JK:
Design Cfu, start of the top module:
module Cfu (
  input               cmd_valid,
  output              cmd_ready,
  input      [9:0]    cmd_payload_function_id,
  input      [31:0]   cmd_payload_inputs_0,
  input      [31:0]   cmd_payload_inputs_1,
  output reg          rsp_valid,
  input               rsp_ready,
  output reg [31:0]   rsp_payload_outputs_0,
  input               reset,
  input               clk
);
Size: about 1800 cells after synthesis, roughly 98 flip-flops, ~110 I/O pins.
make LEC_CHECK=0 CAP_MARGIN=20 CORE_MARGIN=2 CORE_UTILIZATION=71 CTS_CLUSTER_SIZE=45 GPL_ROUTABILITY_DRIVEN=1 MAX_ROUTING_LAYER=met5 MIN_ROUTING_LAYER=met1 PLACE_DENSITY_LB_ADDON=0.25 SETUP_SLACK_MARGIN=-0.16 SLEW_MARGIN=0 finish   # period 12.7 ns
run.sh (not shown) runs the stock make flow with config.mk's settings and CLKGATE_MAP_FILE=.
JK: it failed during global routing (5_1_grt), and the tool reported GRT-0232.
Changes in MS relative to JK:
==> flow/config.mk <==
export PLATFORM = sky130hd
export DESIGN_NAME = Cfu
export DESIGN_NICKNAME = Cfu
export VERILOG_FILES = /design/flow/design.v
export SDC_FILE = /design/flow/constraint.sdc
export NUM_CORES = 4
export LEC_CHECK = 0
export CAP_MARGIN = 20
export CORE_MARGIN = 2
export CORE_UTILIZATION = 51
export SLEW_MARGIN = 20
==> flow/constraint.sdc <==
create_clock -name core_clock -period 13.5 [get_ports {clk}]
set_input_delay 2.7000 -clock core_clock [delete_from_list [all_inputs] [get_ports {clk}]]
set_output_delay 2.7000 -clock core_clock [all_outputs]
set_load 0.01 [all_outputs]
- MS did not stop at any stage, and its layout met the timing, DRC and antenna checks.
- Cmp MS and JK / die boundary height / higher: MS
- From MS to JK, area after synthesis did not move at all.
- [compare] base=JK new=MS: synthesized area per cell about even; number of cell rows higher; chip area line of the yosys report saw little to no change; worst slack at placement climbed 0.57 ns.
- As of MS, die size had risen by more than a quarter compared to JK.
- Number of instances resized during post-cts repair, MS vs JK: down by more than a quarter
- Comparing MS and JK, the lower starting density of the core is on MS.
- Delta(HPWL reported at the end of detailed placement, MS - JK) < 0
--- input diff MS..AL ---
diff --git a/flow/config.mk b/flow/config.mk
--- a/flow/config.mk
+++ b/flow/config.mk
@@ -7,0 +8 @@
+export ABC_AREA = 1
@@ -8,0 +10 @@
+export CORE_ASPECT_RATIO = 1.77
@@ -10 +12,5 @@
-export CORE_UTILIZATION = 51
+export CORE_UTILIZATION = 50
+export CTS_CLUSTER_DIAMETER = 54
+export CTS_CLUSTER_SIZE = 15
+export MAX_ROUTING_LAYER = met4
+export SETUP_SLACK_MARGIN = -1.25
@@ -11,0 +18 @@
+export TNS_END_PERCENT = 5
## What came out
Final checks on AL, whose flow otherwise completed, came back failing, citing negative setup slack.
MS -> AL: yosys-reported design area after synthesis increased by a few percent
[compare] base=MS new=AL: area share of and/or/nand/nor cells after synthesis up 8.9 points, layout-stage area growth over the synthesis result saw a decrease.
For TR, these inputs were changed with respect to AL:
diff --git a/flow/config.mk b/flow/config.mk
--- a/flow/config.mk
+++ b/flow/config.mk
@@ -10 +10 @@
-export CORE_ASPECT_RATIO = 1.77
+export CORE_ASPECT_RATIO = 0.5
@@ -12 +12 @@
-export CORE_UTILIZATION = 50
+export CORE_UTILIZATION = 40
@@ -14 +14,2 @@
-export CTS_CLUSTER_SIZE = 15
+export CTS_CLUSTER_SIZE = 99
+export GPL_ROUTABILITY_DRIVEN = 0
@@ -15,0 +17 @@
+export PLACE_DENSITY_LB_ADDON = 0.06
Findings:
Cell area after placement down about 2.2% in TR wrt AL
TR vs AL, setup slack went up by 0.40 ns.
Final critical delay including setup and external delays delta (TR − AL): favourable
A first element of the critical path of cmd_payload_inputs_1[8] is what TR shows, while cmd_payload_inputs_1[6] belongs to AL.
Slack of the worst reg-to-reg path for TR: 0.24 ns up relative to AL
Floorplan check, TR vs AL: die outline larger in TR
TR: all stages complete, timing, DRC and antenna checks passed

Cfu again, from the RTL that the note above started with.
make LEC_CHECK=0 ABC_AREA=1 CAP_MARGIN=20 CORE_MARGIN=2 CORE_UTILIZATION=57 HOLD_SLACK_MARGIN=-0.09 MAX_ROUTING_LAYER=met4 SETUP_SLACK_MARGIN=-0.27 SLEW_MARGIN=20 TNS_END_PERCENT=5 finish   # period 9.31 ns
The starting point ran to the end with violations: setup timing.
Edit:
--- a/flow/config.mk
+++ b/flow/config.mk
@@ -7,9 +7,7 @@
 export LEC_CHECK = 0
-export ABC_AREA = 1
 export CAP_MARGIN = 20
 export CORE_MARGIN = 2
-export CORE_UTILIZATION = 57
+export CORE_UTILIZATION = 72
 export HOLD_SLACK_MARGIN = -0.09
-export MAX_ROUTING_LAYER = met4
-export SETUP_SLACK_MARGIN = -0.27
+export PLACE_DENSITY_LB_ADDON = 0.24
 export SLEW_MARGIN = 20
==> flow/constraint.sdc (replaced) <==
create_clock -name core_clock -period 13.1 [get_ports {clk}]
set_input_delay 2.6200 -clock core_clock [delete_from_list [all_inputs] [get_ports {clk}]]
set_output_delay 2.6200 -clock core_clock [all_outputs]
set_load 0.01 [all_outputs]
After rerunning: The changed run ran to the end with violations: setup timing. Design area decreases by 8.6%. Sequential share of layout area increases by 0.84 points. Final cell count decreases by about 23%. Critical path depth decreases by 7. Wire length increases by about 20%. Core utilization increases by 15 points.
Edit:
--- a/flow/config.mk
+++ b/flow/config.mk
@@ -9,6 +9,3 @@
 export CORE_MARGIN = 2
-export CORE_UTILIZATION = 72
-export HOLD_SLACK_MARGIN = -0.09
-export PLACE_DENSITY_LB_ADDON = 0.24
+export CORE_UTILIZATION = 17
 export SLEW_MARGIN = 20
-export TNS_END_PERCENT = 5
==> flow/constraint.sdc (replaced) <==
create_clock -name core_clock -period 15.3 [get_ports {clk}]
set_input_delay 3.0600 -clock core_clock [delete_from_list [all_inputs] [get_ports {clk}]]
set_output_delay 3.0600 -clock core_clock [all_outputs]
set_load 0.01 [all_outputs]
=> The changed run passed the timing, DRC and antenna checks; register-to-register slack improved by 2.6 ns; hold slack got worse by 0.0072 ns; routed wire length decreases by 22%; non-clock buffer count decreases by 175.
Edit:
--- a/flow/config.mk
+++ b/flow/config.mk
@@ -9,3 +9,3 @@
 export CORE_MARGIN = 2
-export CORE_UTILIZATION = 17
+export CORE_UTILIZATION = 40
 export SLEW_MARGIN = 20
==> flow/constraint.sdc (replaced) <==
create_clock -name core_clock -period 13.5 [get_ports {clk}]
set_input_delay 2.7000 -clock core_clock [delete_from_list [all_inputs] [get_ports {clk}]]
set_output_delay 2.7000 -clock core_clock [all_outputs]
set_load 0.01 [all_outputs]
- setup slack got worse by 0.40 ns
- non-clock buffer count grows by 181
- wire length goes down by 3.1%
- die area drops by 57%
- synthesized cell count stays the same
- clock-buffer cell count increases by 2
- via count rose by 5.5%

## job 802
The RTL this note starts from:
==> flow/design.v <==
module PE (
	in_a,
	in_b,
	out_c
);
input	[15:0] in_a;  
input	[15:0] in_b;  
output	[9:0] out_c;
wire    [7:0] psum_l0[3:0];  
wire    [8:0] psum_l1[1:0];
assign psum_l0[0] = in_a[ 3: 0] * in_b[ 3: 0];   
assign psum_l0[1] = in_a[ 7: 4] * in_b[ 7: 4];
assign psum_l0[2] = in_a[11: 8] * in_b[11: 8];
assign psum_l0[3] = in_a[15:12] * in_b[15:12];
assign psum_l1[0] = psum_l0[0] + psum_l0[1];     
assign psum_l1[1] = psum_l0[2] + psum_l0[3];
assign out_c = psum_l1[0] + psum_l1[1];          
endmodule
module Bitblade (
	mode,
	in_a,
	in_b,
    out_c
);
input	mode;
input   [63:0] in_a;
input   [63:0] in_b;
output  [17:0] out_c;
wire    [15:0] pe_in_a[3:0];
wire    [15:0] pe_in_b[3:0];
wire    [ 9:0] pe_out_c[3:0];
wire	[31:0] aw, ax, ay, az;
wire	[31:0] bw, bx, by, bz;
assign aw = {in_a[60+4-1:60], in_a[52+4-1:52], in_a[44+4-1:44], in_a[36+4-1:36]};
assign ax = {in_a[56+4-1:56], in_a[48+4-1:48], in_a[40+4-1:40], in_a[32+4-1:32]};
assign ay = {in_a[28+4-1:28], in_a[20+4-1:20], in_a[12+4-1:12], in_a[ 4+4-1: 4]};
assign az = {in_a[24+4-1:24], in_a[16+4-1:16], in_a[ 8+4-1: 8], in_a[ 0+4-1: 0]};
assign bw = {in_b[60+4-1:60], in_b[52+4-1:52], in_b[44+4-1:44], in_b[36+4-1:36]};
assign bx = {in_b[56+4-1:56], in_b[48+4-1:48], in_b[40+4-1:40], in_b[32+4-1:32]};
assign by = {in_b[28+4-1:28], in_b[20+4-1:20], in_b[12+4-1:12], in_b[ 4+4-1: 4]};
assign bz = {in_b[24+4-1:24], in_b[16+4-1:16], in_b[ 8+4-1: 8], in_b[ 0+4-1: 0]};
assign pe_in_a[0] = (mode) ? aw : ay;
assign pe_in_a[1] = (mode) ? ax : az;
assign pe_in_a[2] = ay;
assign pe_in_a[3] = az;
assign pe_in_b[0] = (mode) ? bw : by;
assign pe_in_b[1] = (mode) ? bx : by;
assign pe_in_b[2] = (mode) ? by : bz;
assign pe_in_b[3] = bz;
PE pe0( .in_a(pe_in_a[0]), .in_b(pe_in_b[0]), .out_c(pe_out_c[0]));
PE pe1( .in_a(pe_in_a[1]), .in_b(pe_in_b[1]), .out_c(pe_out_c[1]));
PE pe2( .in_a(pe_in_a[2]), .in_b(pe_in_b[2]), .out_c(pe_out_c[2]));
PE pe3( .in_a(pe_in_a[3]), .in_b(pe_in_b[3]), .out_c(pe_out_c[3]));
assign out_c = (pe_out_c[0] << (mode ? 0 : 8)) + (pe_out_c[1] << (mode ? 0 : 4)) + (pe_out_c[2] << (mode ? 0 : 4)) + (pe_out_c[3] << (mode ? 0 : 0));
endmodule
module Cfu (
  input               cmd_valid,
  output              cmd_ready,
  input      [9:0]    cmd_payload_function_id,
  input      [31:0]   cmd_payload_inputs_0,
  input      [31:0]   cmd_payload_inputs_1,
  output reg          rsp_valid,
  input               rsp_ready,
  output reg [31:0]   rsp_payload_outputs_0,
  input               reset,
  input               clk
);
wire  [2:0] opcode;
wire  is_setting_mode, is_resetting_acc, is_accumlating, is_loading_upper;
reg         mode;  
reg   [31:0] upper_bitblade_in_a;
reg   [31:0] upper_bitblade_in_b;
wire  [63:0] bitblade_in_a;
wire  [63:0] bitblade_in_b;
wire  [31:0] bitblade_out_c;
assign opcode = cmd_payload_function_id[2:0];
assign is_setting_mode =  (cmd_valid) && (opcode == 0);
assign is_resetting_acc = (cmd_valid) && (opcode == 1);
assign is_loading_upper = (cmd_valid) && (opcode == 2);
assign is_accumlating =   (cmd_valid) && (opcode == 3);
always @(posedge clk) begin
  if (reset)
    mode <= 0;  
  else if (is_setting_mode)
    mode <= cmd_payload_function_id[3];
end
assign cmd_ready = ~rsp_valid;
always @(posedge clk) begin
  if (reset)          rsp_valid <= 1'b0;
  else if (rsp_valid) rsp_valid <= ~rsp_ready;   
  else if (cmd_valid) rsp_valid <= 1'b1;         
end
always @(posedge clk) begin
  if (reset)
    rsp_payload_outputs_0 <= 32'b0;
  else if (is_resetting_acc)
    rsp_payload_outputs_0 <= 32'b0;
  else if (is_accumlating)
    rsp_payload_outputs_0 <= rsp_payload_outputs_0 + bitblade_out_c;
end
always @(posedge clk) begin
  if (reset)                  upper_bitblade_in_a <= 0;
  else if (is_loading_upper)  upper_bitblade_in_a <= cmd_payload_inputs_0;
end
always @(posedge clk) begin
  if (reset)                  upper_bitblade_in_b <= 0;
  else if (is_loading_upper)  upper_bitblade_in_b <= cmd_payload_inputs_1;
end
assign bitblade_in_a = {upper_bitblade_in_a, cmd_payload_inputs_0};
assign bitblade_in_b = {upper_bitblade_in_b, cmd_payload_inputs_1};
Bitblade bitblade(
  .mode(mode),
  .in_a(bitblade_in_a),
  .in_b(bitblade_in_b),
  .out_c(bitblade_out_c)
);
endmodule
Settings: LEC_CHECK=0, CAP_MARGIN=25, CELL_PAD_IN_SITES_GLOBAL_PLACEMENT=2, CORE_ASPECT_RATIO=1.94, CORE_MARGIN=6, CORE_UTILIZATION=40, CTS_CLUSTER_DIAMETER=107, CTS_CLUSTER_SIZE=75, GPL_ROUTABILITY_DRIVEN=0, GPL_TIMING_DRIVEN=0, HOLD_SLACK_MARGIN=0.3, MAX_ROUTING_LAYER=met4, SETUP_SLACK_MARGIN=3.81, SLEW_MARGIN=15; clock period 15.6 ns.
> inputs changed (job 802 -> job 3777)
Settings: a deleted CTS_CLUSTER_SIZE that had been 75; a deleted CTS_CLUSTER_DIAMETER that had been 107; a change of HOLD_SLACK_MARGIN from 0.3 to 0.29; a deleted CORE_ASPECT_RATIO that had been 1.94; a change of CORE_MARGIN from 6 to 2; a change of CAP_MARGIN from 25 to 20; a deleted SETUP_SLACK_MARGIN that had been 3.81; a change of SLEW_MARGIN from 15 to 20; a deleted GPL_ROUTABILITY_DRIVEN that had been 0; an added TNS_END_PERCENT of 20; a deleted GPL_TIMING_DRIVEN that had been 0; a deleted MAX_ROUTING_LAYER that had been met4; a deleted CELL_PAD_IN_SITES_GLOBAL_PLACEMENT that had been 2; a change of the clock period (ns, I/O delays scaled along) from 15.6 to 13.5.
Results
Job 3777 reached the end of the flow, and the finished layout is clean on the timing, DRC and antenna checks.
For longest individual stage delay on the worst path, job 802 and job 3777 come out practically identical.
Job 3777: cell area after layout is 1.6% higher than what job 802 reported.
#### Input delta (job 4892 over job 3777)
Settings: putting CELL_PAD_IN_SITES_GLOBAL_PLACEMENT at 1 where nothing was set; putting MAX_ROUTING_LAYER at met4 where nothing was set; clearing HOLD_SLACK_MARGIN, which used to be 0.29.
==> results <==
Per the comparison of job 4892 with job 3777, final critical-path share of the clock period has increased, clock buffer count +2, maximum fanout along the worst path saw little to no change.
Setup slack in job 4892 is 99 ps below job 3777.
After detailed routing, job 3777 needs less wire than job 4892.
Delta (job 4892 minus job 3777): clock edge transition at the registers on the reported setup and hold paths roughly the same; number of inserted filler cells in the final layout higher.
Compared to job 3777, job 4892 leaves less free space in the core.
> inputs changed (job 4892 -> job 3902)
Settings: PLACE_DENSITY_LB_ADDON newly set to 0.24; CELL_PAD_IN_SITES_GLOBAL_PLACEMENT removed (was 1); MAX_ROUTING_LAYER removed (was met4); CORE_UTILIZATION changed from 40 to 72; TNS_END_PERCENT removed (was 20).
==> comparison <==
Seen in the log of job 3902: GRT-0232 during 5_1_grt, after which the run never completed.
Worst slack after detailed placement came out lower on job 3902 than on job 4892.
From job 4892 to job 3902 the numbers moved as follows: post-cts gate resize count +40; multiplexer share of the synthesized area did not really move; chip area from the yosys synthesis statistics closely matched the old numbers; total instance count after detailed placement went down 11%.
Die span in y ends up higher on job 4892.
On die outline width: between job 4892 and job 3902, it ends up higher for job 4892.
From job 4892 to job 3902 the numbers moved as follows: placed cell area now smaller; area fraction in full adders, half adders and majority gates comparable; die area now smaller; post-CTS setup-driven buffer insertion count now larger.
## Diff of input files: job 2840 against job 3902
Settings: a change of CORE_UTILIZATION from 72 to 40; a deleted PLACE_DENSITY_LB_ADDON that had been 0.24; an added SETUP_SLACK_MARGIN of -0.63; an added CORE_ASPECT_RATIO of 0.5; an added PLACE_DENSITY of 0.91.
--- outcome ---
Job 2840 -> stages 100% | layout checks FAIL | negative setup slack
Going from job 3902 to job 2840, count of placed standard cells including taps grew by more than 10%.
Compared job 2840 vs job 3902, and worst setup slack after placement is up in job 2840.
Job 2840 vs job 3902, standard cell core area went up by 17000 um^2.
[inputs] job 764 vs job 2840
Settings: a deleted PLACE_DENSITY that had been 0.91; an added GPL_ROUTABILITY_DRIVEN of 0; a change of CORE_MARGIN from 2 to 6; a change of SETUP_SLACK_MARGIN from -0.63 to 3.81; a deleted CORE_ASPECT_RATIO that had been 0.5.
--- outcome ---
Of job 2840 and job 764, only job 764 finishes the flow clean. Looking at total global routing track utilization across job 2840 and job 764, the one that comes out lower is job 764. Diff job 2840..job 764 | inverter count | unchanged. Delta (job 764 minus job 2840): tap cell count went down about 2.3%.
